--- design.v ---
`timescale 1ns / 1ps
module Scrambler(
    input wire Clk,
    input wire Reset,
	 input wire En,
    input MAC_Data,
    output wire Scrambled_data
    );
	 reg [6:0] seed;              
	 wire Xored_seed = seed[3] ^ seed [6];
	 assign Scrambled_data = Xored_seed ^ MAC_Data;	
	 always@ (posedge Clk)begin
		if (Reset || ~En) begin
			seed <= 7'b1111111; 			 
		end
		else if (En)begin
			seed <= {seed[5:0] , Xored_seed};
		end
	 end
endmodule
`timescale 1ns / 1ps
module Scrambler_control(
    input wire Clk,
    input wire MAC_Data,
    input wire Reset,
	 input wire En,
    output reg Out
    );
	 wire Scrambled_data;
	 reg start_scramble ;
	 reg [6:0] Preamble_signal_length;
	 reg [11:0] FIFO;
	 Scrambler scrambler (
    .Clk(Clk), 
    .Reset(Reset), 
    .En(start_scramble), 
    .MAC_Data(FIFO[0]), 
    .Scrambled_data(Scrambled_data)
    );
	 always@(posedge Clk) begin
		 if (~En || Reset ) begin
			Out <= 1'b0;	 
			Preamble_signal_length <= 7'b0;
			start_scramble <= 1'b0;
			FIFO <= 12'b0; 
		 end
		 else if ( Preamble_signal_length < 7'd12 )begin
			Out <= 1'b1;
			FIFO[Preamble_signal_length] <= MAC_Data;
			Preamble_signal_length <= Preamble_signal_length + 1'b1;
		 end
		 else if ( Preamble_signal_length < 7'd36 ) begin
			Out <= FIFO[0];
			FIFO <= {MAC_Data,FIFO[11:1]};
			Preamble_signal_length <= Preamble_signal_length + 1'b1; 
		 end
		 else if ( Preamble_signal_length < 7'd84 ) begin
			start_scramble <= 1'b1;	 
			Out <= Scrambled_data;
			FIFO <={MAC_Data,FIFO[11:1]};
			Preamble_signal_length <= Preamble_signal_length + 1'b1; 
		 end 
		 else begin 
			Out <= 1'b0;
			FIFO <= 12'b0;	 
		 end
	 end
endmodule
`timescale 1ns / 1ps
module Encoder(
    input wire Data,
    input wire Clk,
    input wire Reset,
	 input wire EN,
    output wire Out
    );
	 parameter datalen = 48;
	 parameter indexsize = $clog2(2*datalen); 
	 parameter FIFOsize =100;
	 reg [FIFOsize:1] FIFO,NextFIFO;  
	 reg [6:1] shift;
	 reg [indexsize:1] in_index;
    always@ (Data , FIFO , shift , in_index)begin	
			NextFIFO = FIFO >> 1;
			if (in_index >= 1 && in_index <= FIFOsize)
				NextFIFO[in_index] = (Data ^ shift[1] ^ shift[2] ^ shift[4] ^ shift[5 ]);
			if (in_index+1 <= FIFOsize)
				NextFIFO[in_index+1] = (Data ^ shift[1] ^ shift[4] ^ shift[5] ^ shift[6]);
	 end
	 always@ (posedge Clk)begin
		if(Reset == 1'b1 || ~EN)begin
			shift <= 6'b0;  
			FIFO <= {FIFOsize{1'b0}};
			in_index <= {indexsize{1'b0}};
		end
		else begin
			FIFO <= NextFIFO;
			in_index <= in_index + 1'b1;
			shift <= {Data,shift[6:2]};
		end
	 end
	 assign Out = FIFO[1];
endmodule
`timescale 1ns / 1ps
module convencoder_control(
    input Clk,
    input Reset,
    input En,
	 input Data,
    output kout
    );
	 wire encoded_data;
	 reg start_endcode ;
	 reg [5:0] Signal_length;
	 reg [3:0] Preamble_detection;
	 reg [8:0] Data_lenght;
	 wire enable;
	 Encoder conv (
    .Data(Data), 
    .Clk(Clk), 
    .Reset(Reset), 
    .EN(start_endcode), 
    .Out(encoded_data));
	 always@ (posedge Clk)begin
		if (Reset || ~En)begin 
			start_endcode <= 1'b0;
			Preamble_detection <= 4'b0;
			Signal_length <= 6'b0;
		   Data_lenght <= 9'b0;
		end
		else if (Preamble_detection < 4'd12 && Preamble_detection != 12 )begin
			if (Data)begin
				Preamble_detection <= Preamble_detection + 1'b1;
			end
			else begin
				Preamble_detection <= 4'b0;
				end
		end
		else if (Signal_length < 5'd24) begin
			Signal_length <=  Signal_length + 1'b1;
		end	
		else if(Data_lenght < 96 ) begin
			start_endcode <=1;
			Data_lenght <= Data_lenght + 1'b1;
		end
		else
			start_endcode <=0;
	 end
	 assign enable = (Signal_length == 24)? 1'b1: 1'b0;
	 assign kout = (Reset || ~En)? 1'b0 :
						(Preamble_detection < 4'd12)?((Data)?1'b1:1'b0):
						(Signal_length < 5'd24)? Data:
						(Data_lenght < 96)?encoded_data:1'b0;
endmodule
`timescale 1ns / 1ps
module interleaver(
	 input wire Clk,
	 input wire Data,
	 input wire Reset,
	 input wire EN,
	 input wire [11:0] Size,
	 output wire Out
	 );
	 parameter Ncbps = 48;
	 parameter Nbpsc = 1;
	 parameter coding_rate = 1/2;
	 parameter OFDM_symbol = 1/2;
	 reg [96:1] in_data;			 
	 wire [2:0] sym_size;		 
	 wire [8:0] index;			 
	 reg [7:0] counter;			 
	 reg [6:0] index_out;		 
	 wire [1:0] s;					 
	 reg [6:0]temp_k;				 
	 reg [6:0]temp_x;				 
	 reg [6:0]temp_i;				 
	 integer j;
	 assign s = (Nbpsc/2 > 1)?Nbpsc/2:1;     
	 assign sym_size = (counter < 95)? 2'd0:   
							 (counter < 143)? 2'd1:
							 (counter < 191)? 2'd2:2'd3;
	 always@ (posedge Clk) begin
		if (~EN || Reset)begin															 
			in_data <= 96'b0;
			counter <= 8'b0;
			index_out <= 7'b0;
			temp_k <= 7'b0;
		end
		else if(counter < 192) begin			 
			if (counter < 96)												 
				in_data[counter+1] <= Data;													 
			if(counter >= 47)
				index_out <= index_out + 1'b1;  
			else
				temp_k <= temp_k + 1'b1;  													  
			counter <= counter + 1'b1;
		end	
		else
			counter <= 8'd200; 																 
	 end  
	 assign index = lut(index_out-48*sym_size) + 48*sym_size +1; 	 
	 assign Out = (counter < 40) ? 1'b0:												 
					  (counter < 143)? in_data[index] : 1'b0;
	 function [6:0] lut;
		input [6:0] a;
		reg [6:0] f_i;
		reg [6:0] f_x;
		begin
			f_i = (Ncbps>>4)*(a[3:0])+(a>>4);
			f_x = (s == 1)? 1'b0:(f_i+Ncbps-((86*Ncbps)/256));
			lut = (a < 48) ? s*(f_i>>(s-1))+f_x : 7'd0;
		end
	 endfunction
endmodule
`timescale 1ns / 1ps
module control_interleaver(
    input Clk,
    input Reset,
    input En,
	 input Data,
    output reg Out
    );
	 wire interleaved_data ;
	 reg start_Interleaver ;
	 reg [5:0] Signal_length;
	 reg [3:0] Preamble_detection;
	 reg [8:0] Data_lenght;
	 reg [8:0] counter;
	 wire enable;
	 reg [35:0] shiftreg; 
	 wire [11:0] size;
	 assign size = 96;
	 reg [5:0] out_index;
	interleaver interleaver (
    .Clk(Clk), 
    .Data(Data), 
    .Reset(Reset), 
    .EN(start_Interleaver), 
    .Size(size), 
    .Out(interleaved_data)
    );
	 always@ (posedge Clk)begin
		if (Reset || ~En)begin 
			start_Interleaver <= 1'b0;
			Preamble_detection <= 4'b0;
			Signal_length <= 6'b0;
		   Data_lenght <= 9'b0;
			counter <= 9'b0;
			shiftreg <= 36'b0;
			Out <= 1'b0;
			out_index <= 6'b0;
		end
		else if (Preamble_detection < 4'd12 )begin
			if (Data)begin
				Preamble_detection <= Preamble_detection + 1'b1;
				Out <= 1'b0;
				shiftreg[Preamble_detection] <= 1'b1;
			end
			else begin
				Preamble_detection <= 4'b0;
				Out <= 1'b0;
				shiftreg[Preamble_detection] <= 1'b0;
				end
		end
		else if (Signal_length < 5'd24) begin
			Signal_length <=  Signal_length + 1'b1;
			shiftreg[Preamble_detection + Signal_length] <= Data;
			if (Signal_length > 5'd1)begin
				Out <= shiftreg[out_index];
				out_index <= out_index + 1'b1;
			end
		end	
		else if (Data_lenght < 9'd96 && counter < 14)begin
			counter <= counter + 1'b1;
			start_Interleaver <=1;
			Out <= shiftreg[out_index];
			out_index <= out_index + 1'b1;
		end
		else if(Data_lenght < 9'd96 && counter < 192 ) begin
			Out <= interleaved_data ;
			start_Interleaver <=1;
			Data_lenght <= Data_lenght + 1'b1;
		end
		else
			Out <= 1'b0;
	 end
	 assign enable = (Signal_length == 24)? 1'b1: 1'b0;
endmodule
`timescale 1ns / 1ps
module deinterleaver(
	 input wire Clk,
	 input wire Data,
	 input wire Reset,
	 input wire EN,
	 input wire [11:0] Size,
	 output wire Out
	 );
	 parameter Ncbps = 48;
	 parameter Nbpsc = 1;
	 parameter x = 16/Ncbps;
	 reg [96:1] in_data;
	 wire [2:0] sym_size;
	 wire [8:0] index;
	 reg [7:0] counter;
	 reg [6:0] k;
	 reg [6:0] index_out;
	 wire [1:0] s;
	 reg [6:0]temp_k;
	 reg [6:0]temp_x;
	 reg [6:0]temp_i;
	 integer j;
	 assign s = (Nbpsc/2 > 1)?Nbpsc/2:1;     
	 assign sym_size = (counter < 95)? 2'd0:
							 (counter < 143)? 2'd1:
							 (counter < 191)? 2'd2:2'd3;
	 always@ (posedge Clk) begin
		if (~EN || Reset)begin
			in_data <= 96'b0;
			counter <= 8'b0;
			index_out <= 7'b0;
			temp_k <= 7'b0;
		end
		else if(counter < 192) begin
			if (counter < 96)												 
				in_data[counter+1] <= Data;
			if(counter >= 47)
				index_out <= index_out + 1'b1;
			else
				temp_k <= temp_k + 1'b1; 
			counter <= counter + 1'b1;
		end	
		else
			counter <= 8'd200;
	 end  
	 assign index = (counter < 160)? lut(index_out-48*sym_size) + 48*sym_size +1 : 1'b0; 
	 assign Out = (counter < 40) ? 1'b0:
					  (counter < 143)? in_data[index] : 1'b0;
	 function [6:0] lut;
		input [6:0] a;
		begin
			lut = (a < 48) ? 16*a - (Ncbps-1)*((a*86)/256) : 7'd0;
		end
	 endfunction
endmodule
`timescale 1ns / 1ps
module control_deinterleaver(
    input Clk,
    input Reset,
    input En,
	 input Data,
    output reg Out
    );
	 wire deinterleaved_data ;
	 reg start_Denterleaver ;
	 reg [5:0] Signal_length;
	 reg [3:0] Preamble_detection;
	 reg [8:0] Data_lenght;
	 reg [8:0] counter;
	 wire enable;
	 reg [35:0] shiftreg; 
	 wire [11:0] size;
	 assign size = 96;
	 reg [5:0] out_index;
	 deinterleaver deinterleaver (
    .Clk(Clk), 
    .Data(Data), 
    .Reset(Reset), 
    .EN(start_Denterleaver), 
    .Size(size), 
    .Out(deinterleaved_data)
    );
	 always@ (posedge Clk)begin
		if (Reset || ~En)begin 
			start_Denterleaver <= 1'b0;
			Preamble_detection <= 4'b0;
			Signal_length <= 6'b0;
		   Data_lenght <= 9'b0;
			counter <= 9'b0;
			shiftreg <= 36'b0;
			Out <= 1'b0;
			out_index <= 6'b0;
		end
		else if (Preamble_detection < 4'd12 )begin
			if (Data)begin
				Preamble_detection <= Preamble_detection + 1'b1;
				Out <= 1'b0;
				shiftreg[Preamble_detection] <= 1'b1;
			end
			else begin
				Preamble_detection <= 4'b0;
				Out <= 1'b0;
				shiftreg[Preamble_detection] <= 1'b0;
				end
		end
		else if (Signal_length < 5'd24) begin
			Signal_length <=  Signal_length + 1'b1;
			shiftreg[Preamble_detection + Signal_length] <= Data;
			end
		else if (Data_lenght < 9'd96 && counter < 48)begin
			counter <= counter + 1'b1;
			start_Denterleaver <=1;
			if (counter > 12)begin
				Out <= shiftreg[out_index];
				out_index <= out_index + 1'b1;
			end
		end
		else if(Data_lenght < 9'd96 && counter < 192 ) begin
			Out <= deinterleaved_data ;
			start_Denterleaver <=1;
			Data_lenght <= Data_lenght + 1'b1;
		end
		else
			Out <= 1'b0;
	 end
	 assign enable = (Signal_length == 24)? 1'b1: 1'b0;
endmodule
`timescale 1ns / 1ps
module Viterbidecoder(
    input wire Data,
    input wire Clk,
	 input wire EN,
    input wire Reset,
    output wire Out
    );
	 parameter in_size = 96;
	 parameter out_sise = 48;
	 reg flag_outputmod;									 
	 reg [47:0] outreg;     							 
	 reg [10:1] counter; 								 
	 reg [in_size-1:0] FIFO;							 
	 reg [6:1] CS,NS;        
	 reg [2:1] out0,out1,cost0,cost1;   			  
	 reg flag;												  
	 always@ (posedge Clk) begin
		if (Reset == 1'b1 || ~EN)	begin
			CS <= 6'b0;
			outreg <=48'b0;
			flag_outputmod <=0;
			counter <= 10'b0;
			FIFO <= {in_size{1'b0}};
			flag <=0;
		end
		else if ( counter < in_size && flag == 0 ) begin
			FIFO[counter] <= Data;
			if (counter == in_size -1)
				flag <=1;
			else	
				counter <= counter + 1'b1;
		end
		else if ( counter < 2*in_size && flag == 1)begin
					if (counter >= in_size && counter < in_size + 48)	 
						outreg[counter-in_size] <= CS[6];
					CS <= NS;
				   FIFO <= FIFO >> 2;
					counter <= counter + 1;
		end
		else if ( counter < (2*in_size+out_sise) && flag == 1) begin
			 flag_outputmod <=1;
			 outreg <= outreg>>1;
		end
	 end
	always@(*) begin
			out0[1] = 1'b0 ^ CS[1] ^ CS[2] ^ CS[4] ^ CS[5];
			out0[2] = 1'b0 ^ CS[1] ^ CS[4] ^ CS[5] ^ CS[6];
			cost0 = (FIFO[1]^out0[1]) + (FIFO[2]^out0[2]);
			out1[1] = 1'b1 ^ CS[1] ^ CS[2] ^ CS[4] ^ CS[5];
			out1[2] = 1'b1 ^ CS[1] ^ CS[4] ^ CS[5] ^ CS[6];
			cost1 = (FIFO[1]^out1[1]) + (FIFO[2]^out1[2]); 
			if(cost0 <= cost1)
				NS = {1'b0,CS[6:2]};
			else
				NS = {1'b1,CS[6:2]};
	end
	 assign Out = outreg[0];
endmodule
`timescale 1ns / 1ps
module viterbicontrol(
    input Clk,
    input Reset,
    input En,
	 input Data,
    output reg Out
    );
	 wire viterbied_data ;
	 reg start_Viterbi ;
	 reg [5:0] Signal_length;
	 reg [3:0] Preamble_detection;
	 reg [8:0] Data_lenght;
	 reg [8:0] counter;
	 wire enable;
	 reg [35:0] shiftreg; 
	 Viterbidecoder Viterbi (
    .Data(Data), 
    .Clk(Clk), 
    .EN(start_Viterbi), 
    .Reset(Reset), 
    .Out(viterbied_data)
    );
	 always@ (posedge Clk)begin
		if (Reset || ~En)begin 
			start_Viterbi <= 1'b0;
			Preamble_detection <= 4'b0;
			Signal_length <= 6'b0;
		   Data_lenght <= 9'b0;
			counter <= 9'b0;
			shiftreg <= 36'b0;
			Out <= 1'b0;
		end
		else if (Preamble_detection < 4'd12 )begin
			if (Data)begin
				Preamble_detection <= Preamble_detection + 1'b1;
				Out <= 1'b0;
				shiftreg[Preamble_detection] <= 1'b1;
			end
			else begin
				Preamble_detection <= 4'b0;
				Out <= 1'b0;
				shiftreg[Preamble_detection] <= 1'b0;
				end
		end
		else if (Signal_length < 5'd24) begin
			Signal_length <=  Signal_length + 1'b1;
			Out <= 1'b0;
			shiftreg[Preamble_detection + Signal_length] <= Data;
		end	
		else if (Data_lenght < 9'd96 && counter < 156)begin
			Out <= 1'b0;
			start_Viterbi <=1;
			Data_lenght <= Data_lenght + 1'b1;
			counter <= counter + 1'b1;
		end
		else if(counter < 156)
			counter <= counter + 1'b1;
		else if (Signal_length == 5'd24 && counter < 192) begin
			Out <= shiftreg[0];
			shiftreg <= shiftreg >> 1 ;
			counter <= counter + 1'b1;
			Data_lenght <= 9'b0;		
		end
		else if(Data_lenght < 9'd96 && counter == 192 ) begin
			Out <= viterbied_data ;
			start_Viterbi <=1;
			Data_lenght <= Data_lenght + 1'b1;
		end
		else
			Out <= 1'b0;
	 end
	 assign enable = (Signal_length == 24)? 1'b1: 1'b0;
endmodule
`timescale 1ns / 1ps
module Descrambler(
    input wire Clk,
    input wire Reset,
    input wire Scrambled_Data,
    input wire En,
    output wire Descrambled_Data
    );
	 reg [2:0] counter_intial_seed;
	 reg [6:0] seed;
	 assign Descrambled_Data = (counter_intial_seed > 7'd6)?Scrambled_Data^seed[6]^seed[3]:1'b0;
	 always@(posedge Clk)begin
		if( ~En || Reset )begin
			seed <= 7'b0;
			counter_intial_seed <= 3'b0;
		end
		else if ( En )begin 
			if (counter_intial_seed < 3'd7)begin
				seed <= {seed[5:0],Scrambled_Data};
				counter_intial_seed <= counter_intial_seed+1;
			end 
			else 
				seed <= { seed[5:0] , seed[6]^seed[3] };
		end
	 end
endmodule
`timescale 1ns / 1ps
module Descrambler_control(
    input Clk,
    input Reset,
    input En,
	 input Data,
    output reg Out
    );
	 wire Descrambled_data;
	 reg start_Descramble ;
	 reg [5:0] Signal_length;
	 reg [3:0] Preamble_detection;
	 reg [6:0] Data_lenght;
	Descrambler descrambler (
		 .Clk(Clk), 
		 .Reset(Reset), 
		 .Scrambled_Data(Data), 
		 .En(start_Descramble), 
		 .Descrambled_Data(Descrambled_data)
		 ); 
	 always@ (posedge Clk)begin
		if (Reset || ~En)begin 
			start_Descramble <= 1'b0;
			Preamble_detection <= 4'b0;
			Signal_length <= 6'b0;
		   Data_lenght <= 7'b0;
			Out <= 1'b0;
		end
		else if (Preamble_detection < 4'd12 )begin
			if (Data)begin
				Preamble_detection <= Preamble_detection + 1'b1;
				Out <= 1'b0;
			end
			else
				Preamble_detection <= 4'b0;
		end
		else if (Signal_length < 5'd24) begin
			Signal_length <=  Signal_length + 1'b1;
			Out <= Data;
		end	
		else if(Data_lenght < 6'd48 ) begin
			Out <= Descrambled_data;
			start_Descramble <=1;
			Data_lenght <= Data_lenght + 1'b1;
		end
		else
			Out <= 1'b0;
	 end
endmodule
`timescale 1ns / 1ps
module Topmodule(
    input wire Clk,
    input wire Data,
    input wire Reset,
    input wire En,
    output reg Out
    );
	 wire Out_scrambler;
	 wire Out_descrambler;
	 wire Out_convendcoder;
	 wire Out_viterbi;
	 wire Out_interleaver;
	 wire Out_deinterleaver;
	 reg [9:0] counter;
	 Scrambler_control Scrambler (
    .Clk(Clk), 
    .MAC_Data(Data), 
    .Reset(Reset), 
    .En(En), 
    .Out(Out_scrambler)
    );
	 convencoder_control convendcoder (
    .Clk(Clk), 
    .Reset(Reset), 
    .En(En), 
    .Data(Out_scrambler), 
    .kout(Out_convendcoder)
    );
	 control_interleaver interleaved (
    .Clk(Clk), 
    .Reset(Reset), 
    .En(En), 
    .Data(Out_convendcoder), 
    .Out(Out_interleaver)
    );
	 control_deinterleaver deinterleaved (
    .Clk(Clk), 
    .Reset(Reset), 
    .En(En), 
    .Data(Out_interleaver), 
    .Out(Out_deinterleaver) 
    );
	 viterbicontrol vit (
    .Data(Out_deinterleaver), 
    .Clk(Clk), 
    .En(En), 
    .Reset(Reset), 
    .Out(Out_viterbi)
    );
	 Descrambler_control Descrambler (
    .Clk(Clk),  
    .Reset(Reset), 
    .En(En), 
    .Data(Out_viterbi), 
    .Out(Out_descrambler)
    );
	always@ (posedge Clk)begin
		if(~En || Reset) begin
			Out <= 1'b0;
			counter <= 10'b0;
		end
		else 
			Out <= Out_descrambler;
	end
endmodule
--- run.sh ---
#!/bin/bash
# the make line also repeats each setting of config.mk as NAME=value (left out here)
make -C /OpenROAD-flow-scripts/flow DESIGN_CONFIG=/design/flow/config.mk WORK_HOME=/design/flow/orfs CLKGATE_MAP_FILE= finish
--- config.mk ---
export PLATFORM = sky130hd
export DESIGN_NAME = Topmodule
export DESIGN_NICKNAME = Topmodule
export VERILOG_FILES = /design/flow/design.v
export SDC_FILE = /design/flow/constraint.sdc
export NUM_CORES = 4
export LEC_CHECK = 0
export ABC_AREA = 0
export CAP_MARGIN = 20
export CELL_PAD_IN_SITES_DETAIL_PLACEMENT = 2
export CELL_PAD_IN_SITES_GLOBAL_PLACEMENT = 0
export CORE_MARGIN = 2
export CORE_UTILIZATION = 15
export CTS_CLUSTER_SIZE = 37
export GPL_ROUTABILITY_DRIVEN = 0
export MIN_ROUTING_LAYER = met2
export PLACE_DENSITY_LB_ADDON = 0.01
export SLEW_MARGIN = 15
export TNS_END_PERCENT = 55
--- constraint.sdc ---
create_clock -name core_clock -period 6.64 [get_ports {Clk}]
set_input_delay 1.3280 -clock core_clock [delete_from_list [all_inputs] [get_ports {Clk}]]
set_output_delay 1.3280 -clock core_clock [all_outputs]
set_load 0.01 [all_outputs]
==> results of run 1 <==
-- layer usage --
metal	global-route usage, %	part of all wire [%]
met1	-	0
met5	1.37	0.22
met2	24.9	53
met4	3.05	3.0
met3	29.2	43
-- final cells by class --
| cell class | instances | area, sq um |
|---|---|---|
| antenna | 3 | 7.51 |
| clock buffer | 185 | 3630 |
| sequential | 783 | 15700 |
| multi-input combinational | 4509 | 29000 |
| timing repair buffer | 256 | 2010 |
| clock inverter | 27 | 307 |
| inverter | 143 | 537 |
| fill | 35559 | 252000 |
| tap | 4120 | 5150 |
-- what timing repair did --
| action | in CTS | in global routing |
|---|---|---|
| resized | 11 | 20 |
| buffers inserted | 6 | 5 |
| pin swaps | 31 | 15 |
| endpoints found under the setup margin | 1 | 9 |
| cloned | 0 | 0 |
==> results.txt, run 1 <==
status = failed layout checks
SO Viols = setup timing
Peak Freq = 0.105 GHz
dpl cells = 9792
first-pass GRT wire length = 333000 microns
hold wc startpoint = Scrambler.scrambler.seed[5]$_SDFFE_PP1P_
Floorplan Nets = 6054
flip-flops with a built-in enable = 0
final-stage net count = 6006
Period Utilization, post-route = 143%
Routed WL = 222000 microns
DRT Pass-1 Iters = 8
power share of the clock group = 58.1%
Die Size = 313000 sq um
H-tree depth = 3
register area share after synthesis = 33.8%
first-iteration detailed-routing DRC count = 4848
Worst Hold Endpoint = Scrambler.scrambler.seed[6]$_SDFFE_PP1P_
Cell Area, Synth = 46300 sq um
switching portion of total power = 25.3%
seq pwr = 4.71 mW
Chip Area, Yosys = 46300 sq um
vias in the first global route = 72700
Buffers on Ports = 4
RSZ-0062 raised after global routing = yes
yosys simple share = 22.4%
Crit Path Category = flop to flop
drt wl/cell = 22.2 microns
dominant cell type by area after synthesis = dfxtp_1
logic gate share of total power = 1.0%
area grow syn2layout = 21.5%
pwr dens = 205 nW/um^2
worst hold path type = flop to flop
CP max stage cell = fa_1
Critical Path End Type = flop
final tally of max-slew violations = 0
Final Hold Fails = 0
Hold Path Depth = 1
CP required = 7.43 ns
# Cells Yosys = 5866
Critical R2R Launch = deinterleaved.deinterleaver.counter[0]$_SDFF_PP0_
TritonCTS clock tree = yes
crit-path leading delay family = adder cells
Core Util, Final = 18.3%
vias = 60336
Data arrival, critical path = 10.31 ns
Synth flops = 783
die width = 560 microns
worst path buffer plus inverter count = 8
cells on worst reg2reg path = 42
Reg2Reg Setup Slack = -2.88 ns
Clock Skew = 0.0596 ns
DP HPWL = 147000 microns
Tot GR Track Use = 21.0%
Post-synth top cells = dfxtp_1, nand2_1, nor2_1
Core Util at FP = 15.0%
final hold slack = 0.405 ns
Cell Int Power = 8.61 mW
CTS root buffer = clkbuf_16
CTS Hold Bufs = 0
most instantiated library cell after synthesis = dfxtp_1
setup TNS = -2.88 ns
area of the core = 308000 sq um
slowest stage delay, CP = 0.56 ns
Pwr Total = 11.5 mW
vias per inst = 6.02
mean cell area of the mapped netlist = 7.90 sq um
Dominant comb cell = simple AND/OR/NAND/NOR gates
critical path capture point = deinterleaved.Out$_SDFFE_PP0P_
sw power = 2.91 mW
Critical Path Start = deinterleaved.deinterleaver.counter[0]$_SDFF_PP0_
AO/OA Area Share = 21.2%
Final setup viols = 1
Non-Filler Instances = 10026
stage-log warning count = 64
clk pwr = 6.70 mW
Setup WS pre-CTS = -3.27 ns
worst setup margin = -2.88 ns
Post-Syn Instances = 5866
CTS Buf Count = 125
main flop type = dfxtp_1
XOR/XNOR Area Share = 4.13%
Post-DRT Antenna Nets = 0
most used cell, CP = fa_1
Worst slew margin = 26.4%
clock transition at the registers of the reported paths = 0.06 ns
Flop pwr share = 40.8%
Area leader share = 33.8%
Async SR Flop Fraction = 0%
dominant power group = clock
Area contributors post-synth = dfxtp_1, nand2_1, a21oi_1, mux2i_1, nor2_1
critical path depth = 42
Yosys warning total = 13
Max Cap Violations = 0
leakage power total = 18.0 nW
worst-path maximum fanout = 4
DRC Markers = 0
standard-cell row count = 204
gr ovfl total = 0
count of cell types in the netlist = 103
Die H = 560 microns
Adder Share, Synth = 5.36%
CTS Buffer Depth = 4
final worst path period need = 9.52 ns
CTS Sinks = 783
R2R Path End = deinterleaved.Out$_SDFFE_PP0P_
clock latency (worst-skew pair) = 0.90 ns
Post-DP Area = 52000 sq um
Post-synth mux share = 8.23%
Comb power = 0.119 mW
Ports = 5
Slew @ Worst Pin = 1.10 ns
Final Cell Area = 56300 sq um
worst vdd ir = 0.218 mV
initial antenna violation count = 1
largest net degree at the start of global routing = 135
Worst setup SP type = flop
==> run 2, diff against run 1 <==
- ABC_AREA: 0 -> unset
- CELL_PAD_IN_SITES_DETAIL_PLACEMENT: 2 -> unset
- CELL_PAD_IN_SITES_GLOBAL_PLACEMENT: 0 -> unset
- CORE_UTILIZATION: 15 -> 40
- CTS_CLUSTER_SIZE: 37 -> unset
- GPL_ROUTABILITY_DRIVEN: 0 -> unset
- MIN_ROUTING_LAYER: met2 -> unset
- PLACE_DENSITY_LB_ADDON: 0.01 -> unset
- SLEW_MARGIN: 15 -> 20
- TNS_END_PERCENT: 55 -> unset
- clock period: 6.64 -> 7.4 ns (I/O delays scaled with it)
==> results.txt, run 2 <==
worst hold path type = flop to flop
dominant power group = clock
Final Hold Fails = 0 (unchanged)
die width = 344 microns (-38%)
Yosys warning total = 13 (unchanged)
stage-log warning count = 61 (-4.7%)
vias = 42609 (-29%)
CP max stage cell = fa_1
Post-synth top cells = dfxtp_1, nand2_1, nor2_1
Period Utilization, post-route = 126% (-17 points)
Top Usage Layer GRT = met2
CP required = 8.01 ns (+0.58 ns)
setup TNS = -1.91 ns (+0.966 ns)
largest net degree at the start of global routing = 97 (-28%)
switching portion of total power = 22.0% (-3.2 points)
main flop type = dfxtp_1
crit-path leading delay family = adder cells
vias per inst = 5.86 (-2.7%)
critical path depth = 47 (+12%)
worst-path maximum fanout = 3 (-1)
Critical R2R Launch = deinterleaved.deinterleaver.counter[0]$_SDFF_PP0_
SO Viols = setup timing
seq pwr = 4.22 mW (-10%)
power share of the clock group = 51.1% (-7.0 points)
drt wl/cell = 18.0 microns (-19%)
Final setup viols = 1 (unchanged)
CTS Sinks = 783 (unchanged)
Critical Path End Type = flop
register area = 15700 sq um (about the same)
DRT Pass-1 Iters = 6 (-2)
first-iteration detailed-routing DRC count = 3904 (-19%)
area grow syn2layout = 10.6%
clock transition at the registers of the reported paths = 0.07 ns (about the same)
count of cell types in the netlist = 103 (unchanged)
worst setup margin = -1.91 ns (+0.966 ns)
DRC Markers = 0 (unchanged)
worst path buffer plus inverter count = 9 (+1)
Post-DRT Antenna Nets = 0 (unchanged)
Tot GR Track Use = 21.5% (+0.51 points)
final tally of max-slew violations = 0 (unchanged)
register area share after synthesis = 33.8% (unchanged)
Ports = 5 (unchanged)
sw power = 1.94 mW (-33%)
Hold Path Depth = 1 (unchanged)
TritonCTS clock tree = yes
CTS Buf Count = 90 (-28%)
Dominant comb cell = simple AND/OR/NAND/NOR gates
Post-DP Area = 48100 sq um (-7.6%)
# fillers = 11314 (-68%)
Die H = 344 microns (-38%)
hold wc startpoint = Scrambler.scrambler.seed[5]$_SDFFE_PP1P_
Worst setup SP type = flop
Pwr Total = 8.81 mW (-24%)
final-stage net count = 5882 (-2.1%)
Post-synth mux share = 8.23% (unchanged)
GPL Wtd Cong = 0.888
# Cells Yosys = 5866 (unchanged)
Slew @ Worst Pin = 1.13 ns (+0.0284 ns)
clk pwr = 4.51 mW (-33%)
final worst path period need = 9.31 ns (-0.206 ns)
slowest stage delay, CP = 0.52 ns (-0.04 ns)
Critical Path Start = deinterleaved.deinterleaver.counter[0]$_SDFF_PP0_
mean cell area of the mapped netlist = 7.90 sq um (unchanged)
Reg2Reg Setup Slack = -1.91 ns (+0.97 ns)
most instantiated library cell after synthesis = dfxtp_1
dominant cell type by area after synthesis = dfxtp_1
met1 Use GR = 30.4% (+30 points)
yosys simple share = 22.4% (unchanged)
vias in the first global route = 40017 (-45%)
Core Util at FP = 40.4% (+25 points)
Area contributors post-synth = dfxtp_1, nand2_1, a21oi_1, mux2i_1, nor2_1
most used cell, CP = ha_4
Buffers on Ports = 4 (unchanged)
clock latency (worst-skew pair) = 0.68 ns (-0.22 ns)
Worst Hold Endpoint = Scrambler.scrambler.seed[6]$_SDFFE_PP1P_
Routed WL = 131000 microns (-41%)
standard-cell row count = 124 (-39%)
cells on worst reg2reg path = 47 (+12%)
XOR/XNOR Area Share = 4.13% (unchanged)
CTS root buffer = clkbuf_16
Cell Int Power = 6.87 mW (-20%)
initial antenna violation count = 0 (-1)
flip-flops with a built-in enable = 0 (unchanged)
M3 GR Usage = 3.01% (-26 points)
gr ovfl total = 0 (unchanged)
status = failed layout checks
Area leader share = 33.8% (unchanged)
Synth flops = 783 (unchanged)
Comb power = 0.0860 mW
Adder Share, Synth = 5.36% (unchanged)
Chip Area, Yosys = 46300 sq um (unchanged)
R2R Path End = deinterleaved.Out$_SDFFE_PP0P_
worst vdd ir = 0.149 mV (-32%)
ant diodes = 0 (-3)
Max Cap Violations = 0 (unchanged)
leakage power total = 17.0 nW (-5.4%)
Die Size = 119000 sq um (-62%)
DP HPWL = 85300 microns (-42%)
Logic area = 28800 sq um (-0.39%)
Async SR Flop Fraction = 0% (unchanged)
Post-Syn Instances = 5866 (unchanged)
Data arrival, critical path = 9.92 ns (-0.39 ns)
critical path capture point = deinterleaved.Out$_SDFFE_PP0P_
Crit Path Category = flop to flop
Final Cell Area = 51200 sq um (-9.0%)
H-tree depth = 3 (unchanged)
Cell Area, Synth = 46300 sq um (unchanged)
Setup WS pre-CTS = -2.18 ns (+1.09 ns)
first-pass GRT wire length = 214000 microns (-36%)
Peak Freq = 0.107 GHz (+2.2%)
RSZ-0062 raised after global routing = yes
pwr dens = 172 nW/um^2 (-16%)
Clock Skew = 0.0391 ns (-0.0205 ns)
final hold slack = 0.404 ns (-0.00116 ns)
area of the core = 115000 sq um (-63%)
grt met2 use = 34.2% (+9.3 points)
Flop pwr share = 47.9% (+7.1 points)
AO/OA Area Share = 21.2% (unchanged)
CTS Buffer Depth = 3 (-1)
Floorplan Nets = 6054 (unchanged)
Worst slew margin = 24.0% (-2.4 points)
logic gate share of total power = 1.0% (about the same)
==> run 2: layout make-up <==
| type | count | share of cell area [%] |
|---|---|---|
| multi-input cells | 4509 | 56.3 |
| flip-flops and latches | 783 | 30.6 |
| clock buffers | 134 | 5.29 |
| well taps | 1512 | 3.69 |
| repair buffers | 167 | 2.55 |
| inverters | 143 | 1.05 |
| clock inverters | 29 | 0.491 |
==> run 2: per-stage QoR <==
step | utilization [%] | std cells
global route | 44.7 | 7277
finish | 44.7 | 7277
floorplan | - | 5866
CTS | 44.6 | 7275
global placement | 41.9 | 7109
detailed placement | 41.9 | 7110
==> run 2: what timing repair did <==
action / 4_1_cts / 5_1_grt
setup buffers: 2 / 1
gates resized: 12 / 12
pin swaps: 37 / 21
hold buffers: 0 / 0
setup endpoints to repair: 1 / 1
==> run 2: per-layer routing <==
layer  share of wire (%)  up-vias  routed length [microns]
met5                   0        -                        0
met4                 2.3        0                     2980
met3                 5.9      206                     7680
met2                  45     1292                    58600
met1                  47    20331                    61500
li1                    -    20780                        -
==> run 3, diff against run 2 <==
- CORE_UTILIZATION: 40 -> 72
- CTS_CLUSTER_SIZE: unset -> 32
- PLACE_DENSITY_LB_ADDON: unset -> 0.0
- SETUP_SLACK_MARGIN: unset -> 2.33
- clock period: 7.4 -> 7.94 ns (I/O delays scaled with it)
==> results.txt, run 3 <==
initial antenna violation count = 0 (unchanged)
CP max stage cell = fa_1
standard-cell row count = 92 (-26%)
Yosys warning total = 13 (unchanged)
worst setup margin = -1.31 ns (+0.602 ns)
Area leader share = 33.8% (unchanged)
H-tree depth = 3 (unchanged)
largest net degree at the start of global routing = 172 (+77%)
Cell Area, Synth = 46300 sq um (unchanged)
Ports = 5 (unchanged)
vias in the first global route = 41255 (+3.1%)
RSZ-0062 raised after global routing = yes
CTS Hold Bufs = 0 (unchanged)
critical path depth = 41 (-13%)
Tot GR Track Use = 36.9% (+15 points)
crit-path leading delay family = adder cells
Synth flops = 783 (unchanged)
AO/OA Area Share = 21.2% (unchanged)
R2R Path End = deinterleaved.Out$_SDFFE_PP0P_
pwr dens = 162 nW/um^2 (-5.8%)
Die Size = 66400 sq um (-44%)
dominant power group = clock
Hold Path Depth = 1 (unchanged)
Buffers on Ports = 4 (unchanged)
mean cell area of the mapped netlist = 7.90 sq um (unchanged)
vias per inst = 6.73 (+15%)
final tally of max-slew violations = 0 (unchanged)
# fillers = 4423 (-61%)
status = failed layout checks
Critical Path End Type = flop
Final Hold Fails = 0 (unchanged)
most used cell, CP = fa_1
# Cells Yosys = 5866 (unchanged)
Post-DRT Antenna Nets = 0 (unchanged)
worst vdd ir = 0.182 mV (+23%)
power share of the clock group = 51.0% (about the same)
clk pwr = 4.18 mW (-7.3%)
Max Cap Violations = 0 (unchanged)
Final setup viols = 1 (unchanged)
Post-synth top cells = dfxtp_1, nand2_1, nor2_1
critical path capture point = deinterleaved.Out$_SDFFE_PP0P_
DRC Markers = 0 (unchanged)
main flop type = dfxtp_1
stage-log warning count = 65 (+6.6%)
Area contributors post-synth = dfxtp_1, nand2_1, a21oi_1, mux2i_1, nor2_1
Comb power = 0.0807 mW
Die H = 258 microns (-25%)
ant diodes = 0 (unchanged)
CTS Sinks = 783 (unchanged)
SO Viols = setup timing
Cell Int Power = 6.45 mW (-6.2%)
Dominant comb cell = simple AND/OR/NAND/NOR gates
seq pwr = 3.93 mW (-6.9%)
Clock Skew = 0.0286 ns (-0.0105 ns)
Crit Path Category = flop to flop
Setup WS pre-CTS = -1.56 ns (+0.628 ns)
flip-flops with a built-in enable = 0 (unchanged)
Slew @ Worst Pin = 1.23 ns (+0.0983 ns)
Worst slew margin = 17.7% (-6.3 points)
worst hold path type = flop to flop
cells on worst reg2reg path = 41 (-13%)
slowest stage delay, CP = 0.55 ns (+0.03 ns)
Critical R2R Launch = deinterleaved.deinterleaver.counter[0]$_SDFF_PP0_
Routed WL = 128000 microns (-2.4%)
first-iteration detailed-routing DRC count = 5644 (+45%)
area of the core = 63300 sq um (-45%)
Post-synth mux share = 8.23% (unchanged)
sw power = 1.75 mW (-10%)
CP required = 8.45 ns (+0.44 ns)
Floorplan Nets = 6054 (unchanged)
worst-path maximum fanout = 4 (+1)
TritonCTS clock tree = yes
Worst Hold Endpoint = Scrambler.scrambler.seed[2]$_SDFFE_PP1P_
drt wl/cell = 19.4 microns (+7.8%)
logic gate share of total power = 1.0% (about the same)
Adder Share, Synth = 5.36% (unchanged)
setup TNS = -1.31 ns (+0.602 ns)
leakage power total = 17.0 nW (about the same)
vias = 44347 (+4.1%)
clock transition at the registers of the reported paths = 0.06 ns (about the same)
gr ovfl total = 0 (unchanged)
final hold slack = 0.413 ns (+0.00909 ns)
register area share after synthesis = 33.8% (unchanged)
Period Utilization, post-route = 116% (-9.3 points)
CTS Buf Count = 82 (-8.9%)
CTS Buffer Depth = 3 (unchanged)
worst path buffer plus inverter count = 6 (-3)
final-stage net count = 5868 (-0.24%)
clock latency (worst-skew pair) = 0.64 ns (-0.04 ns)
Core Util at FP = 73.2% (+33 points)
final worst path period need = 9.25 ns (-0.0616 ns)
area grow syn2layout = 9.12%
switching portion of total power = 21.3% (-0.72 points)
die width = 258 microns (-25%)
Chip Area, Yosys = 46300 sq um (unchanged)
Async SR Flop Fraction = 0% (unchanged)
yosys simple share = 22.4% (unchanged)
hold wc startpoint = Scrambler.scrambler.seed[1]$_SDFFE_PP1P_
count of cell types in the netlist = 103 (unchanged)
most instantiated library cell after synthesis = dfxtp_1
Flop pwr share = 48.0% (about the same)
CTS root buffer = clkbuf_16
Data arrival, critical path = 9.76 ns (-0.16 ns)
Worst setup SP type = flop
DP HPWL = 80700 microns (-5.4%)
DRT Pass-1 Iters = 8 (+2)
Reg2Reg Setup Slack = -1.31 ns (+0.60 ns)
Peak Freq = 0.108 GHz (+0.67%)
Post-Syn Instances = 5866 (unchanged)
XOR/XNOR Area Share = 4.13% (unchanged)
Critical Path Start = deinterleaved.deinterleaver.counter[0]$_SDFF_PP0_
GPL Wtd Cong = 0.969 (+9.1%)
dominant cell type by area after synthesis = dfxtp_1
first-pass GRT wire length = 208000 microns (-2.8%)
## run 3: what timing repair did
item / in CTS / in global routing
endpoints found under the setup margin: 96 / 104
resized: 36 / 41
setup buffers: 6 / 17
pin swaps: 41 / 27
## run 3: per-stage QoR
step | area, sq um | power (mW) | utilization, % | instances
6_report | 50600 | 8.19 | 79.8 | 6592
5_1_grt | 50600 | 8.35 | 79.8 | 6592
4_1_cts | 50200 | 8.21 | 79.3 | 6574
3_5_place_dp | 47100 | 4.10 | 74.3 | 6418
3_3_place_gp | 47100 | 4.10 | 74.3 | 6417
2_1_floorplan | 46500 | 4.07 | - | 5866
## run 3: cell type report
class	instances	area (sq um)	area share, %
clock buffer	110	2380	4.71
timing repair buffer	161	1290	2.56
sequential	783	15700	31.0
tap	846	1060	2.09
clock inverter	40	546	1.08
multi-input combinational	4509	29000	57.5
inverter	143	537	1.06
## run 3: per-layer routing
| layer | up-vias | GRT usage, % | routed length (microns) |
|---|---|---|---|
| li1 | 20779 | - | - |
| met1 | 20868 | 49.2 | 53000 |
| met2 | 2310 | 59.7 | 59000 |
| met4 | 0 | 14.4 | 4440 |
| met3 | 390 | 6.33 | 11200 |
| met5 | - | 0 | 0 |
==> run 4, diff against run 3 <==
- ABC_AREA: unset -> 1
- CAP_MARGIN: 20 -> 15
- CELL_PAD_IN_SITES_DETAIL_PLACEMENT: unset -> 2
- CELL_PAD_IN_SITES_GLOBAL_PLACEMENT: unset -> 2
- CORE_MARGIN: 2 -> 6
- CORE_UTILIZATION: 72 -> 23
- CTS_CLUSTER_DIAMETER: unset -> 101
- CTS_CLUSTER_SIZE: 32 -> 46
- GPL_TIMING_DRIVEN: unset -> 1
- HOLD_SLACK_MARGIN: unset -> 0.04
- MIN_ROUTING_LAYER: unset -> met2
- PLACE_DENSITY: unset -> 0.36
- PLACE_DENSITY_LB_ADDON: 0.0 -> unset
- SETUP_SLACK_MARGIN: 2.33 -> -0.66
- SLEW_MARGIN: 20 -> 25
- clock period: 7.94 -> 8.33 ns (I/O delays scaled with it)
==> results.txt, run 4 <==
worst setup margin = -1.24 ns (+0.0661 ns)
Buffers on Ports = 4 (unchanged)
Tot GR Track Use = 28.2% (-8.7 points)
Comb power = 0.106 mW
RSZ-0062 raised after global routing = yes
area of the core = 205000 sq um (+220%)
Hold Path Depth = 2 (+1)
dominant power group = clock
register area = 15700 sq um (about the same)
stage-log warning count = 66 (+1.5%)
crit-path leading delay family = adder cells
worst vdd ir = 0.149 mV (-18%)
Core Util at FP = 23.2% (-50 points)
yosys simple share = 26.3% (+3.9 points)
Worst Hold Endpoint = Descrambler.descrambler.seed[2]$_SDFFE_PP0P_
Clock Skew = 0.0508 ns (+0.0223 ns)
XOR/XNOR Area Share = 1.50% (-2.6 points)
clock transition at the registers of the reported paths = 0.11 ns (+0.05 ns)
final worst path period need = 9.57 ns (+0.324 ns)
area grow syn2layout = 13.2%
drt wl/cell = 21.4 microns (+10%)
CTS Buf Count = 67 (-18%)
Synth flops = 783 (unchanged)
Data arrival, critical path = 10.23 ns (+0.47 ns)
clock latency (worst-skew pair) = 0.75 ns (+0.11 ns)
vias in the first global route = 79235 (+92%)
Worst setup SP type = flop
Adder Share, Synth = 5.20% (-0.15 points)
CTS Sinks = 783 (unchanged)
SO Viols = setup timing
Critical Path Start = deinterleaved.deinterleaver.counter[0]$_SDFF_PP0_
critical path depth = 57 (+39%)
die width = 467 microns (+81%)
Die H = 467 microns (+81%)
CTS Buffer Depth = 3 (unchanged)
Reg2Reg Setup Slack = -1.24 ns (+0.07 ns)
worst-path maximum fanout = 5 (+1)
vias per inst = 6.87 (+2.1%)
Max Cap Violations = 0 (unchanged)
Area contributors post-synth = dfxtp_1, nand2_1, o21ai_0, a21oi_1, inv_1
final hold slack = 0.413 ns (-0.000427 ns)
worst hold path type = flop to flop
Async SR Flop Fraction = 0% (unchanged)
vias = 67715 (+53%)
pwr dens = 146 nW/um^2 (-10%)
most used cell, CP = nand2_2
status = failed layout checks
Cell Area, Synth = 47700 sq um (+3.0%)
DRT Pass-1 Iters = 6 (-2)
clk pwr = 4.01 mW (-4%)
Period Utilization, post-route = 115% (-1.6 points)
most instantiated library cell after synthesis = nand2_1
TritonCTS clock tree = yes
AO/OA Area Share = 23.6% (+2.4 points)
Dominant comb cell = simple AND/OR/NAND/NOR gates
Cell Int Power = 5.68 mW (-12%)
Post-DRT Antenna Nets = 0 (unchanged)
Critical R2R Launch = deinterleaved.deinterleaver.counter[0]$_SDFF_PP0_
slowest stage delay, CP = 0.51 ns (-0.04 ns)
Die Size = 218000 sq um (+230%)
final-stage net count = 7304 (+24%)
Flop pwr share = 47.6% (-0.4 points)
Area leader share = 32.9% (-0.97 points)
Chip Area, Yosys = 47700 sq um (+3.0%)
Worst slew margin = 28.3% (+11 points)
Final Hold Fails = 0 (unchanged)
CP max stage cell = fa_1
critical path capture point = deinterleaved.Out$_SDFFE_PP0P_
cells on worst reg2reg path = 57 (+39%)
first-pass GRT wire length = 324000 microns (+56%)
Critical Path End Type = flop
Logic area = 27500 sq um (-5.3%)
worst path buffer plus inverter count = 11 (+5)
DRC Markers = 0 (unchanged)
largest net degree at the start of global routing = 175 (+1.7%)
sw power = 2.18 mW (+25%)
Routed WL = 211000 microns (+65%)
seq pwr = 3.74 mW (-5%)
CP required = 8.99 ns (+0.54 ns)
H-tree depth = 3 (unchanged)
Peak Freq = 0.104 GHz (-3.4%)
Yosys warning total = 13 (unchanged)
register area share after synthesis = 32.9% (-0.97 points)
R2R Path End = deinterleaved.Out$_SDFFE_PP0P_
# fillers = 24545 (+450%)
Post-Syn Instances = 7262 (+24%)
final tally of max-slew violations = 0 (unchanged)
first-iteration detailed-routing DRC count = 5944 (+5.3%)
Final setup viols = 1 (unchanged)
mean cell area of the mapped netlist = 6.57 sq um (-17%)
Pwr Total = 7.86 mW (-4.1%)
power share of the clock group = 51.0% (about the same)
GPL Wtd Cong = 0.793 (-18%)
hold wc startpoint = Descrambler.descrambler.seed[1]$_SDFFE_PP0P_
dominant cell type by area after synthesis = dfxtp_1
main flop type = dfxtp_1
initial antenna violation count = 0 (unchanged)
Floorplan Nets = 7450 (+23%)
Slew @ Worst Pin = 1.07 ns (-0.158 ns)
DP HPWL = 139000 microns (+73%)
count of cell types in the netlist = 62 (-40%)
switching portion of total power = 27.8% (+6.5 points)
gr ovfl total = 0 (unchanged)
Crit Path Category = flop to flop
leakage power total = 19.5 nW (+15%)
CTS root buffer = clkbuf_16
flip-flops with a built-in enable = 0 (unchanged)
Post-synth mux share = 0.0420% (-8.2 points)
logic gate share of total power = 1.4% (+0.4 points)
standard-cell row count = 166 (+80%)
Ports = 5 (unchanged)
Post-synth top cells = nand2_1, inv_1, dfxtp_1
# Cells Yosys = 7262 (+24%)
[run 4: timing repair]
item                       CTS  global route
resized                     18            36
setup endpoints to repair    1             1
setup buffers               13             7
pin swaps                   28            41
hold buffers                 0             0
hold endpoints to repair     0             0
[run 4: cell type report]
| type | count | share of cell area (%) |
|---|---|---|
| Inverter | 930 | 6.49 |
| Sequential cell | 783 | 29.0 |
| Tap cell | 2688 | 6.23 |
| Multi-Input combinational cell | 5158 | 50.9 |
| Clock inverter | 47 | 1.40 |
| Antenna cell | 4 | 0.0185 |
| Clock buffer | 75 | 3.39 |
| Timing Repair Buffer | 176 | 2.49 |
[run 4: routing by layer]
metal	GRT usage, %	wire, microns	vias to the layer above
li1	-	-	23965
met1	-	0	24021
met2	33.6	112000	19082
met3	40.6	91900	621
met4	2.86	6230	26
met5	4.06	680	-
[run 4: stage by stage]
stage	setup TNS [ns]	cells	cell area, sq um	setup WS [ns]	util, %
after floorplan	-0.808	7262	47800	-0.808	-
after global placement	-1.37	9715	51000	-1.37	24.8
after detailed placement	-1.65	9715	51000	-1.65	24.8
after CTS	-1.43	9850	53800	-1.43	26.2
after global routing	-1.78	9857	54000	-1.78	26.3
final	-1.24	9861	54000	-1.24	26.3
==> run 5, diff against run 4 <==
- ABC_AREA: 1 -> unset
- CAP_MARGIN: 15 -> 5
- CELL_PAD_IN_SITES_DETAIL_PLACEMENT: 2 -> unset
- CELL_PAD_IN_SITES_GLOBAL_PLACEMENT: 2 -> 0
- CORE_ASPECT_RATIO: unset -> 1.03
- CORE_MARGIN: 6 -> 2
- CORE_UTILIZATION: 23 -> 72
- CTS_CLUSTER_DIAMETER: 101 -> 172
- CTS_CLUSTER_SIZE: 46 -> unset
- GPL_TIMING_DRIVEN: 1 -> unset
- HOLD_SLACK_MARGIN: 0.04 -> -0.05
- MIN_ROUTING_LAYER: met2 -> unset
- SLEW_MARGIN: 25 -> 20
==> results.txt, run 5 <==
Cell Int Power = 6.01 mW (+5.8%)
# Cells Yosys = 5866 (-19%)
GPL Wtd Cong = 0.942 (+19%)
switching portion of total power = 21.3% (-6.5 points)
Period Utilization, post-route = 113% (-2.1 points)
Final Cell Area = 50000 sq um (-7.4%)
seq pwr = 3.75 mW (about the same)
worst path buffer plus inverter count = 9 (-2)
AO/OA Area Share = 21.2% (-2.4 points)
dpl cells = 6432 (-34%)
cells on worst reg2reg path = 43 (-25%)
drt wl/cell = 18.9 microns (-11%)
flip-flops with a built-in enable = 0 (unchanged)
Yosys warning total = 13 (unchanged)
Critical R2R Launch = deinterleaved.deinterleaver.counter[0]$_SDFF_PP0_
Max Cap Violations = 0 (unchanged)
Adder Share, Synth = 5.36% (+0.15 points)
Hold Path Depth = 1 (-1)
Buffers on Ports = 4 (unchanged)
Die Size = 66400 sq um (-70%)
Clock Skew = 0.0200 ns (-0.0308 ns)
Peak Freq = 0.106 GHz (+1.9%)
CP max stage cell = fa_1
Data arrival, critical path = 9.91 ns (-0.32 ns)
status = failed layout checks
final-stage net count = 5853 (-20%)
CTS Buffer Depth = 3 (unchanged)
Dominant comb cell = simple AND/OR/NAND/NOR gates
stage-log warning count = 63 (-4.5%)
sw power = 1.63 mW (-25%)
worst vdd ir = 0.169 mV (+13%)
area grow syn2layout = 7.95%
RSZ-0062 raised after global routing = yes
CP required = 8.84 ns (-0.15 ns)
mean cell area of the mapped netlist = 7.90 sq um (+20%)
area of the core = 63700 sq um (-69%)
Post-Syn Instances = 5866 (-19%)
Crit Path Category = flop to flop
Comb power = 0.0762 mW
vias = 43866 (-35%)
Non-Filler Instances = 6597 (-33%)
Worst slew margin = 18.5% (-9.8 points)
final tally of max-slew violations = 0 (unchanged)
final hold slack = 0.413 ns (+0.000454 ns)
Synth flops = 783 (unchanged)
power share of the clock group = 49.9% (-1.1 points)
Post-synth top cells = dfxtp_1, nand2_1, nor2_1
CTS Sinks = 783 (unchanged)
Core Util at FP = 72.7% (+49 points)
Reg2Reg Setup Slack = -1.07 ns (+0.17 ns)
H-tree depth = 3 (unchanged)
Ports = 5 (unchanged)
clk pwr = 3.81 mW (-5%)
vias in the first global route = 40336 (-49%)
most instantiated library cell after synthesis = dfxtp_1
SO Viols = setup timing
count of cell types in the netlist = 103 (+66%)
Area leader share = 33.8% (+0.97 points)
vias per inst = 6.65 (-3.2%)
Post-DP Area = 47000 sq um (-7.8%)
Pwr Total = 7.63 mW (-2.9%)
Core Util, Final = 78.4% (+52 points)
DRT Pass-1 Iters = 8 (+2)
Floorplan Nets = 6054 (-19%)
gr ovfl total = 0 (unchanged)
Cell Area, Synth = 46300 sq um (-2.9%)
worst setup margin = -1.07 ns (+0.174 ns)
CTS Hold Bufs = 0 (unchanged)
critical path capture point = deinterleaved.Out$_SDFFE_PP0P_
Die H = 261 microns (-44%)
most used cell, CP = fa_1
Tot GR Track Use = 36.3% (+8.1 points)
crit-path leading delay family = adder cells
# fillers = 4645 (-81%)
TritonCTS clock tree = yes
Async SR Flop Fraction = 0% (unchanged)
Slew @ Worst Pin = 1.22 ns (+0.146 ns)
Critical Path End Type = flop
pwr dens = 153 nW/um^2 (+4.9%)
critical path depth = 43 (-25%)
Post-synth mux share = 8.23% (+8.2 points)
dominant power group = clock
CTS root buffer = clkbuf_16
leakage power total = 16.8 nW (-14%)
Routed WL = 125000 microns (-41%)
clock latency (worst-skew pair) = 0.63 ns (-0.12 ns)
largest net degree at the start of global routing = 97 (-45%)
ant diodes = 0 (-4)
R2R Path End = deinterleaved.Out$_SDFFE_PP0P_
Final setup viols = 1 (unchanged)
hold wc startpoint = Scrambler.scrambler.seed[5]$_SDFFE_PP1P_
initial antenna violation count = 2 (+2)
yosys simple share = 22.4% (-3.9 points)
Critical Path Start = deinterleaved.deinterleaver.counter[0]$_SDFF_PP0_
final worst path period need = 9.40 ns (-0.174 ns)
main flop type = dfxtp_1
Worst Hold Endpoint = Scrambler.scrambler.seed[6]$_SDFFE_PP1P_
CTS Buf Count = 83 (+24%)
register area share after synthesis = 33.8% (+0.97 points)
standard-cell row count = 94 (-43%)
first-pass GRT wire length = 203000 microns (-37%)
logic gate share of total power = 1.0% (-0.4 points)
DP HPWL = 80000 microns (-43%)
slowest stage delay, CP = 0.58 ns (+0.07 ns)
clock transition at the registers of the reported paths = 0.06 ns (-0.05 ns)
DRC Markers = 0 (unchanged)
Flop pwr share = 49.1% (+1.5 points)
Post-DRT Antenna Nets = 0 (unchanged)
Worst setup SP type = flop
Chip Area, Yosys = 46300 sq um (-2.9%)
Final Hold Fails = 0 (unchanged)
XOR/XNOR Area Share = 4.13% (+2.6 points)
dominant cell type by area after synthesis = dfxtp_1
worst-path maximum fanout = 4 (-1)
worst hold path type = flop to flop
first-iteration detailed-routing DRC count = 5025 (-15%)
die width = 254 microns (-46%)
Area contributors post-synth = dfxtp_1, nand2_1, a21oi_1, mux2i_1, nor2_1
## run 5: final cells by class
class / instances / area [sq um] / area share, %
clock buffer: 129 / 2480 / 4.97
sequential: 783 / 15700 / 31.3
inverter: 143 / 537 / 1.07
tap: 864 / 1080 / 2.16
clock inverter: 24 / 317 / 0.633
multi-input combinational: 4509 / 28800 / 57.6
timing repair buffer: 145 / 1110 / 2.21
## run 5: per-stage QoR
step / setup TNS, ns / worst slack, ns
6_report: -1.07 / -1.07
4_1_cts: -1.27 / -1.27
3_5_place_dp: -1.32 / -1.32
2_1_floorplan: -0.916 / -0.916
3_3_place_gp: -1.14 / -1.14
5_1_grt: -1.56 / -1.56
## run 5: per-layer routing
| layer | global-route usage, % | share of wire (%) | up-vias |
|---|---|---|---|
| met4 | 14.8 | 3.7 | 0 |
| li1 | - | - | 20755 |
| met2 | 60.4 | 47 | 2091 |
| met1 | 47.7 | 41 | 20629 |
| met5 | 0 | 0 | - |
| met3 | 5.04 | 8.3 | 391 |
## run 5: timing repair
action	4_1_cts	5_1_grt
buffers inserted	8	4
setup endpoints to repair	1	1
pin swaps	31	14
resized	7	8
==> run 6, diff against run 5 <==
- ABC_AREA: unset -> 1
- CAP_MARGIN: 5 -> 20
- CELL_PAD_IN_SITES_GLOBAL_PLACEMENT: 0 -> 1
- CORE_ASPECT_RATIO: 1.03 -> 0.5
- CORE_UTILIZATION: 72 -> 63
- CTS_CLUSTER_DIAMETER: 172 -> 278
- CTS_CLUSTER_SIZE: unset -> 89
- HOLD_SLACK_MARGIN: -0.05 -> unset
- PLACE_DENSITY: 0.36 -> 0.48
- SETUP_SLACK_MARGIN: -0.66 -> 3.44
- TNS_END_PERCENT: unset -> 30
- clock period: 8.33 -> 12.0 ns (I/O delays scaled with it)
==> results.txt, run 6 <==
flip-flops with a built-in enable = 0 (unchanged)
main flop type = dfxtp_1
Die H = 199 microns (-24%)
Post-synth mux share = 0.0420% (-8.2 points)
Yosys warning total = 13 (unchanged)
Adder Share, Synth = 5.20% (-0.15 points)
die width = 393 microns (+55%)
Post-Syn Instances = 7262 (+24%)
standard-cell row count = 71 (-24%)
Floorplan Nets = 7450 (+23%)
Post-synth top cells = nand2_1, inv_1, dfxtp_1
count of cell types in the netlist = 62 (-40%)
Chip Area, Yosys = 47700 sq um (+3.0%)
register area share after synthesis = 32.9% (-0.97 points)
Synth flops = 783 (unchanged)
Die Size = 78100 sq um (+18%)
XOR/XNOR Area Share = 1.50% (-2.6 points)
Async SR Flop Fraction = 0% (unchanged)
area of the core = 75100 sq um (+18%)
Exit stage = global placement without I/O (3_1_place_gp_skip_io)
yosys simple share = 26.3% (+3.9 points)
Cell Area, Synth = 47700 sq um (+3.0%)
dominant cell type by area after synthesis = dfxtp_1
most instantiated library cell after synthesis = nand2_1
# Cells Yosys = 7262 (+24%)
Area contributors post-synth = dfxtp_1, nand2_1, o21ai_0, a21oi_1, inv_1
status = stopped before the end
mean cell area of the mapped netlist = 6.57 sq um (-17%)
Dominant comb cell = simple AND/OR/NAND/NOR gates
AO/OA Area Share = 23.6% (+2.4 points)
Area leader share = 32.9% (-0.97 points)
Run Error = [ERROR GPL-0301] Utilization 104.350 % exceeds 100%.
Core Util at FP = 63.5% (-9.1 points)
==> run 7, diff against run 6 <==
- ABC_AREA: 1 -> unset
- CELL_PAD_IN_SITES_GLOBAL_PLACEMENT: 1 -> unset
- CORE_ASPECT_RATIO: 0.5 -> unset
- CORE_UTILIZATION: 63 -> 72
- CTS_CLUSTER_DIAMETER: 278 -> unset
- CTS_CLUSTER_SIZE: 89 -> unset
- PLACE_DENSITY: 0.48 -> unset
- PLACE_DENSITY_LB_ADDON: unset -> 0.0
- SETUP_SLACK_MARGIN: 3.44 -> 2.59
- TNS_END_PERCENT: 30 -> unset
- clock period: 12.0 -> 8.82 ns (I/O delays scaled with it)
==> results.txt, run 7 <==
RSZ-0062 raised after global routing = yes
register area = 15700 sq um
clk pwr = 3.48 mW
Chip Area, Yosys = 46300 sq um (-2.9%)
crit-path leading delay family = adder cells
DRT Pass-1 Iters = 9
Post-synth mux share = 8.23% (+8.2 points)
most instantiated library cell after synthesis = dfxtp_1
main flop type = dfxtp_1
TritonCTS clock tree = yes
Floorplan Nets = 6054 (-19%)
DP HPWL = 80500 microns
sw power = 1.55 mW
Ports = 5
clock transition at the registers of the reported paths = 0.07 ns
clock latency (worst-skew pair) = 0.64 ns
Critical Path End Type = flop
vias in the first global route = 41073
Worst slew margin = 18.5%
GPL Wtd Cong = 0.952
Critical Path Start = deinterleaved.deinterleaver.counter[1]$_SDFF_PP0_
Final setup viols = 1
worst-path maximum fanout = 3
CTS Buf Count = 83
yosys simple share = 22.4% (-3.9 points)
mean cell area of the mapped netlist = 7.90 sq um (+20%)
vias = 44200
final worst path period need = 9.48 ns
Comb power = 0.0715 mW
dominant cell type by area after synthesis = dfxtp_1
standard-cell row count = 92 (+30%)
worst hold path type = flop to flop
power share of the clock group = 49.0%
Critical R2R Launch = deinterleaved.deinterleaver.counter[1]$_SDFF_PP0_
status = failed layout checks
CTS Hold Bufs = 0
first-iteration detailed-routing DRC count = 5626
Worst setup SP type = flop
switching portion of total power = 21.8%
final-stage net count = 5826
Cell Int Power = 5.54 mW
Die Size = 66400 sq um (-15%)
Final Cell Area = 49900 sq um
flip-flops with a built-in enable = 0 (unchanged)
area grow syn2layout = 7.62%
first-pass GRT wire length = 206000 microns
Async SR Flop Fraction = 0% (unchanged)
Pwr Total = 7.09 mW
CP max stage cell = fa_1
Post-synth top cells = dfxtp_1, nand2_1, nor2_1
CP required = 9.39 ns
Crit Path Category = flop to flop
drt wl/cell = 19.3 microns
worst path buffer plus inverter count = 8
Buffers on Ports = 4
Clock Skew = 0.0262 ns
logic gate share of total power = 1.0%
Cell Area, Synth = 46300 sq um (-2.9%)
seq pwr = 3.54 mW
# fillers = 4610
die width = 258 microns (-34%)
Reg2Reg Setup Slack = -0.66 ns
CTS root buffer = clkbuf_16
Adder Share, Synth = 5.36% (+0.15 points)
Area contributors post-synth = dfxtp_1, nand2_1, a21oi_1, mux2i_1, nor2_1
vias per inst = 6.75
Worst Hold Endpoint = Scrambler.scrambler.seed[5]$_SDFFE_PP1P_
stage-log warning count = 64
SO Viols = setup timing
critical path capture point = deinterleaved.Out$_SDFFE_PP0P_
Routed WL = 126000 microns
Core Util at FP = 73.2% (+9.6 points)
setup TNS = -0.656 ns
Max Cap Violations = 0
most used cell, CP = ha_4
Period Utilization, post-route = 107%
Post-Syn Instances = 5866 (-19%)
Flop pwr share = 49.9%
initial antenna violation count = 1
hold wc startpoint = Scrambler.scrambler.seed[4]$_SDFFE_PP1P_
DRC Markers = 0
CTS Sinks = 783
pwr dens = 142 nW/um^2
final tally of max-slew violations = 0
Synth flops = 783 (unchanged)
dominant power group = registers
Data arrival, critical path = 10.04 ns
gr ovfl total = 0
AO/OA Area Share = 21.2% (-2.4 points)
# Cells Yosys = 5866 (-19%)
Tot GR Track Use = 36.4%
Logic area = 28900 sq um
worst vdd ir = 0.162 mV
CTS Buffer Depth = 3
Peak Freq = 0.106 GHz
Slew @ Worst Pin = 1.22 ns
Die H = 258 microns (+30%)
largest net degree at the start of global routing = 174
H-tree depth = 3
register area share after synthesis = 33.8% (+0.97 points)
final hold slack = 0.414 ns
ant diodes = 0
area of the core = 63300 sq um (-16%)
Final Hold Fails = 0
Hold Path Depth = 1
slowest stage delay, CP = 0.51 ns
cells on worst reg2reg path = 47
count of cell types in the netlist = 103 (+66%)
worst setup margin = -0.656 ns
leakage power total = 16.7 nW
XOR/XNOR Area Share = 4.13% (+2.6 points)
Yosys warning total = 13 (unchanged)
Post-DRT Antenna Nets = 0
critical path depth = 47
Area leader share = 33.8% (+0.97 points)
R2R Path End = deinterleaved.Out$_SDFFE_PP0P_
Post-DP Area = 46800 sq um
Dominant comb cell = simple AND/OR/NAND/NOR gates
run 7: stage by stage:
step	setup slack, ns	util (%)	cells
after floorplan	-0.426	-	5866
after global placement	-0.531	73.9	6388
after detailed placement	-0.662	74.0	6389
after CTS	-0.645	78.3	6545
after global routing	-1.13	78.7	6551
final	-0.656	78.7	6551
run 7: final cells by class:
class / count / area share [%]
Tap cell: 846 / 2.12
Multi-Input combinational cell: 4509 / 58.1
Sequential cell: 783 / 31.5
Timing Repair Buffer: 118 / 1.91
Clock buffer: 119 / 4.72
Clock inverter: 33 / 0.647
Inverter: 143 / 1.08
run 7: metal layers:
| layer | global-route usage, % | routed length [microns] |
|---|---|---|
| met1 | 48.9 | 52200 |
| met5 | 0 | 13 |
| met3 | 5.77 | 11300 |
| met4 | 14.9 | 4690 |
| met2 | 58.7 | 57900 |
run 7: what timing repair did:
item,4_1_cts,5_1_grt
setup endpoints to repair,2,89
buffers inserted,4,5
resized,13,29
pin swaps,37,37
No activity file was given, so power comes from the tool's default toggle rates.
